==> flow/design.v (excerpt) <==
module axi_to_apb_bridge (
    input  logic        clk,
    input  logic        rst_n,
    input  logic [31:0] awaddr,
    input  logic        awvalid,
    output logic        awready,
    input  logic [31:0] wdata,
    input  logic        wvalid,
    output logic        wready,
    output logic        bvalid,
    input  logic        bready,
    output logic        PSEL,
    output logic        PENABLE,
    output logic        PWRITE,
    output logic [31:0] PADDR,
    output logic [31:0] PWDATA
);
==> flow/config.mk <==
export PLATFORM = sky130hd
export DESIGN_NAME = axi_to_apb_bridge
export DESIGN_NICKNAME = axi_to_apb_bridge
export VERILOG_FILES = /design/flow/design.v
export SDC_FILE = /design/flow/constraint.sdc
export NUM_CORES = 4
export LEC_CHECK = 0
export ABC_AREA = 1
export CAP_MARGIN = 30
export CORE_MARGIN = 2
export CORE_UTILIZATION = 69
export CTS_CLUSTER_SIZE = 49
export GPL_ROUTABILITY_DRIVEN = 1
export MAX_ROUTING_LAYER = met5
export MIN_ROUTING_LAYER = met1
export PLACE_DENSITY_LB_ADDON = 0.3
export SLEW_MARGIN = 10
==> flow/constraint.sdc <==
create_clock -name core_clock -period 2.34 [get_ports {clk}]
set_input_delay 0.4680 -clock core_clock [delete_from_list [all_inputs] [get_ports {clk}]]
set_output_delay 0.4680 -clock core_clock [all_outputs]
set_load 0.01 [all_outputs]
run.sh (not shown) runs the stock make flow with config.mk's settings and CLKGATE_MAP_FILE=.
Rerun with:
- ABC_AREA: 1 -> default
- CAP_MARGIN: 30 -> 20
- CORE_UTILIZATION: 69 -> 40
- CTS_CLUSTER_SIZE: 49 -> default
- GPL_ROUTABILITY_DRIVEN: 1 -> default
- MAX_ROUTING_LAYER: met5 -> default
- MIN_ROUTING_LAYER: met1 -> default
- PLACE_DENSITY_LB_ADDON: 0.3 -> default
- SLEW_MARGIN: 10 -> 20
- clock period: 2.34 -> 3.26 ns (I/O delays scaled with it)
=> Non-clock buffer count went down by 3. Critical path depth went up by 5. Die size went up by well over a third. Register-to-register slack is better by 0.47 ns. Synthesized area went down by a few percent.
Rerun with:
- CORE_UTILIZATION: 40 -> 67
- CTS_CLUSTER_SIZE: default -> 37
- clock period: 3.26 -> 1.81 ns (I/O delays scaled with it)
After rerunning: This time the run did not get past clock tree synthesis (4_1_cts) with DPL-0038; synthesized cell count does not change; area after synthesis stays the same; die size decreases by 39%.
Rerun with:
- CORE_UTILIZATION: 67 -> 32
- CTS_CLUSTER_SIZE: 37 -> default
- clock period: 1.81 -> 7.07 ns (I/O delays scaled with it)
What happened:
- Now the flow finished clean
- die area rose by 100%
- synthesized area stays the same
- synthesized cell count stays the same
Rerun with:
- CORE_UTILIZATION: 32 -> 72
- PLACE_DENSITY_LB_ADDON: default -> 0.01
- clock period: 7.07 -> 0.917 ns (I/O delays scaled with it)
This time the run aborted during detailed placement (3_5_place_dp) on DPL-0038.
Die size came out lower by 54%.
Area after synthesis does not change.
Synthesized cell count does not change.


Setup of build 25:
The RTL this note starts from:
==> flow/design.v <==
`timescale 1ns / 1ps
module axi_to_apb_bridge (
    input  logic        clk,
    input  logic        rst_n,
    input  logic [31:0] awaddr,
    input  logic        awvalid,
    output logic        awready,
    input  logic [31:0] wdata,
    input  logic        wvalid,
    output logic        wready,
    output logic        bvalid,
    input  logic        bready,
    output logic        PSEL,
    output logic        PENABLE,
    output logic        PWRITE,
    output logic [31:0] PADDR,
    output logic [31:0] PWDATA
);
    typedef enum logic [2:0] {IDLE, SETUP, ACCESS, WAIT_DONE} state_t;
    state_t state;
    logic [31:0] addr_reg;
    int burst_cnt;
    localparam int burst_len = 4;
    always_ff @(posedge clk or negedge rst_n) begin
        if (!rst_n) begin
            state     <= IDLE;
            awready   <= 0;
            wready    <= 0;
            bvalid    <= 0;
            PSEL      <= 0;
            PENABLE   <= 0;
            PWRITE    <= 0;
            PADDR     <= 0;
            PWDATA    <= 0;
            addr_reg  <= 0;
            burst_cnt <= 0;
        end else begin
            case (state)
                IDLE: begin
                    if (awvalid) begin
                        awready <= 1;
                    end
                    if (awvalid && awready) begin
                        addr_reg  <= awaddr;
                        burst_cnt <= 0;
                        awready   <= 0;
                        state     <= SETUP;
                    end
                end
                SETUP: begin
                    if (wvalid) begin
                        wready  <= 1;
                        PADDR   <= addr_reg;
                        PWDATA  <= wdata;
                        PWRITE  <= 1;
                        PSEL    <= 1;
                        state   <= ACCESS;
                    end
                end
                ACCESS: begin
                    wready  <= 0;
                    PENABLE <= 1;
                    state   <= WAIT_DONE;
                end
                WAIT_DONE: begin
                    PENABLE <= 0;
                    PSEL    <= 0;
                    PWRITE  <= 0;
                    burst_cnt <= burst_cnt + 1;
                    addr_reg  <= addr_reg + 4;
                    if (burst_cnt == burst_len - 1) begin
                        bvalid <= 1;
                        state  <= IDLE;
                    end else begin
                        state <= SETUP;
                    end
                end
            endcase
            if (bvalid && bready) begin
                bvalid <= 0;
                awready <= 1;
                burst_cnt  <= 0;
            end
        end
    end
endmodule
export LEC_CHECK = 0
export ABC_AREA = 1
export CAP_MARGIN = 20
export CORE_MARGIN = 2
export CORE_UTILIZATION = 70
export CTS_CLUSTER_DIAMETER = 200
export CTS_CLUSTER_SIZE = 68
export PLACE_DENSITY_LB_ADDON = 0.28
export SLEW_MARGIN = 20
create_clock -name core_clock -period 1.84 [get_ports {clk}]
Completing all stages was not enough for build 25: its layout failed the final checks because of negative setup slack.
What build 17 does differently from build 25 at the input level:
==> flow/config.mk <==
export PLATFORM = sky130hd
export DESIGN_NAME = axi_to_apb_bridge
export DESIGN_NICKNAME = axi_to_apb_bridge
export VERILOG_FILES = /design/flow/design.v
export SDC_FILE = /design/flow/constraint.sdc
export NUM_CORES = 4
export LEC_CHECK = 0
export CAP_MARGIN = 20
export CORE_MARGIN = 2
export CORE_UTILIZATION = 66
export CTS_CLUSTER_SIZE = 68
export SLEW_MARGIN = 20
==> flow/constraint.sdc <==
create_clock -name core_clock -period 2.03 [get_ports {clk}]
set_input_delay 0.4060 -clock core_clock [delete_from_list [all_inputs] [get_ports {clk}]]
set_output_delay 0.4060 -clock core_clock [all_outputs]
set_load 0.01 [all_outputs]
==> results <==
Of build 25 and build 17, not a single run came through the flow clean. Build 25: complete, dirty (negative setup slack). NOTE routed wire length build 25->build 17 decreased by more than 10%. Area: build 17 vs build 25 -> build 17 smaller. Going from build 25 to build 17, wire length of the first global-routing pass shrank by more than 10%. Flop share of the area (lower): build 25. Build 25 ended up with sky130_fd_sc_hd__dfrtp_2 as its cell with the biggest individual delay on the critical path; build 17 ended up with sky130_fd_sc_hd__dfrtp_1. Chip area estimate from yosys synthesis, build 17 vs build 25: down by a few percent. Compared with build 25, build 17 shows a lower netlist area before placement. In build 17 the setup slack turned out 62 ps lower than in build 25.
What build 54 does differently from build 17 at the input level:
-- flow/config.mk --
<<< build 17, line 9
export CORE_MARGIN = 2
export CORE_UTILIZATION = 66
export CTS_CLUSTER_SIZE = 68
export SLEW_MARGIN = 20
>>> build 54, line 9
export CORE_MARGIN = 2
export CORE_UTILIZATION = 66
export CTS_CLUSTER_SIZE = 37
export SETUP_SLACK_MARGIN = -0.16
export SLEW_MARGIN = 20
==> flow/constraint.sdc <==
create_clock -name core_clock -period 1.81 [get_ports {clk}]
set_input_delay 0.3620 -clock core_clock [delete_from_list [all_inputs] [get_ports {clk}]]
set_output_delay 0.3620 -clock core_clock [all_outputs]
set_load 0.01 [all_outputs]
[summary]
Build 54: it failed with a tool error in global routing, so there are no final results.
| post-placement worst setup slack | build 54 vs build 17 | 190 ps lower |
Total placed instance area: build 54 vs build 17 up 380 um2
Diff build 17..build 54 | synthesized area divided by synthesized cell count | unchanged
Build 54 -> build 17: synthesized cell count delta 0, exact match
Reported for build 17 and build 54, synthesis-stage register bit count turned out identical to the last digit.
Setup changes, build 54 to build 35
-- flow/config.mk --
<<< build 54, line 8
export CAP_MARGIN = 20
export CORE_MARGIN = 2
export CORE_UTILIZATION = 66
export CTS_CLUSTER_SIZE = 37
export SETUP_SLACK_MARGIN = -0.16
export SLEW_MARGIN = 20
>>> build 35, line 8
export CAP_MARGIN = 20
export CORE_MARGIN = 2
export CORE_UTILIZATION = 65
export CTS_CLUSTER_SIZE = 37
export SLEW_MARGIN = 20
==> flow/constraint.sdc <==
create_clock -name core_clock -period 1.98 [get_ports {clk}]
set_input_delay 0.3960 -clock core_clock [delete_from_list [all_inputs] [get_ports {clk}]]
set_output_delay 0.3960 -clock core_clock [all_outputs]
set_load 0.01 [all_outputs]
==> comparison <==
- Each of build 54 and build 35 falls short of a clean finish.
- Tool error DPL-0038 stopped build 54 during global routing; no final results.
- Comparing build 35 against build 54, there is no change at all in Yosys chip area.
- Relative to build 54, the cell count after placement measured on build 35 has decreased by a few percent.
- Core utilization before placement down 0.60 points in build 35 wrt build 54
- Between build 35 and build 54, the share of flip-flops with an asynchronous set or reset figures differ only marginally.
- As far as post-synth net total goes, build 54 and build 35 are indistinguishable; the numbers are identical.
- Going from build 54 to build 35, the die area was enlarged.
- Placed cell area, build 35 vs build 54: down by a few percent
- The final RePlAce weighted congestion in build 35 sits about 10% above the value recorded for build 54.
- Sort build 54 and build 35 by height of the die, descending, and build 35 comes first.
- In the flow results for build 54 and build 35, the detailed-placement wirelength estimate is larger on build 54.
The inputs of build 22 differ from those of build 35 as listed below.
-- flow/config.mk --
<<< build 35, line 8
export CAP_MARGIN = 20
export CORE_MARGIN = 2
export CORE_UTILIZATION = 65
export CTS_CLUSTER_SIZE = 37
export SLEW_MARGIN = 20
>>> build 22, line 8
export CAP_MARGIN = 20
export CORE_MARGIN = 2
export CORE_UTILIZATION = 66
export CTS_CLUSTER_SIZE = 42
export SLEW_MARGIN = 20
==> flow/constraint.sdc <==
create_clock -name core_clock -period 1.88 [get_ports {clk}]
set_input_delay 0.3760 -clock core_clock [delete_from_list [all_inputs] [get_ports {clk}]]
set_output_delay 0.3760 -clock core_clock [all_outputs]
set_load 0.01 [all_outputs]
==> comparison <==
global routing: build 22 exited with error. [compare] base=build 35 new=build 22: floorplan die area moved down, final weighted congestion of routability-driven global placement fell by 8.6%, adder-cell area share of the yosys netlist comparable. Build 22 -> build 35: share of synthesized registers carrying an async set or reset delta 0, exact match. The number of buffers added to fix hold violations after cts on build 35 is in line with that on build 22. Summary: with build 35 as the reference, final HPWL from detailed placement in build 22 moved up by a few percent. Delta (build 22 minus build 35): cell resize tally after clock tree synthesis saw an increase; post-synthesis instance total saw little to no change; count of library flops with an enable pin saw little to no change.
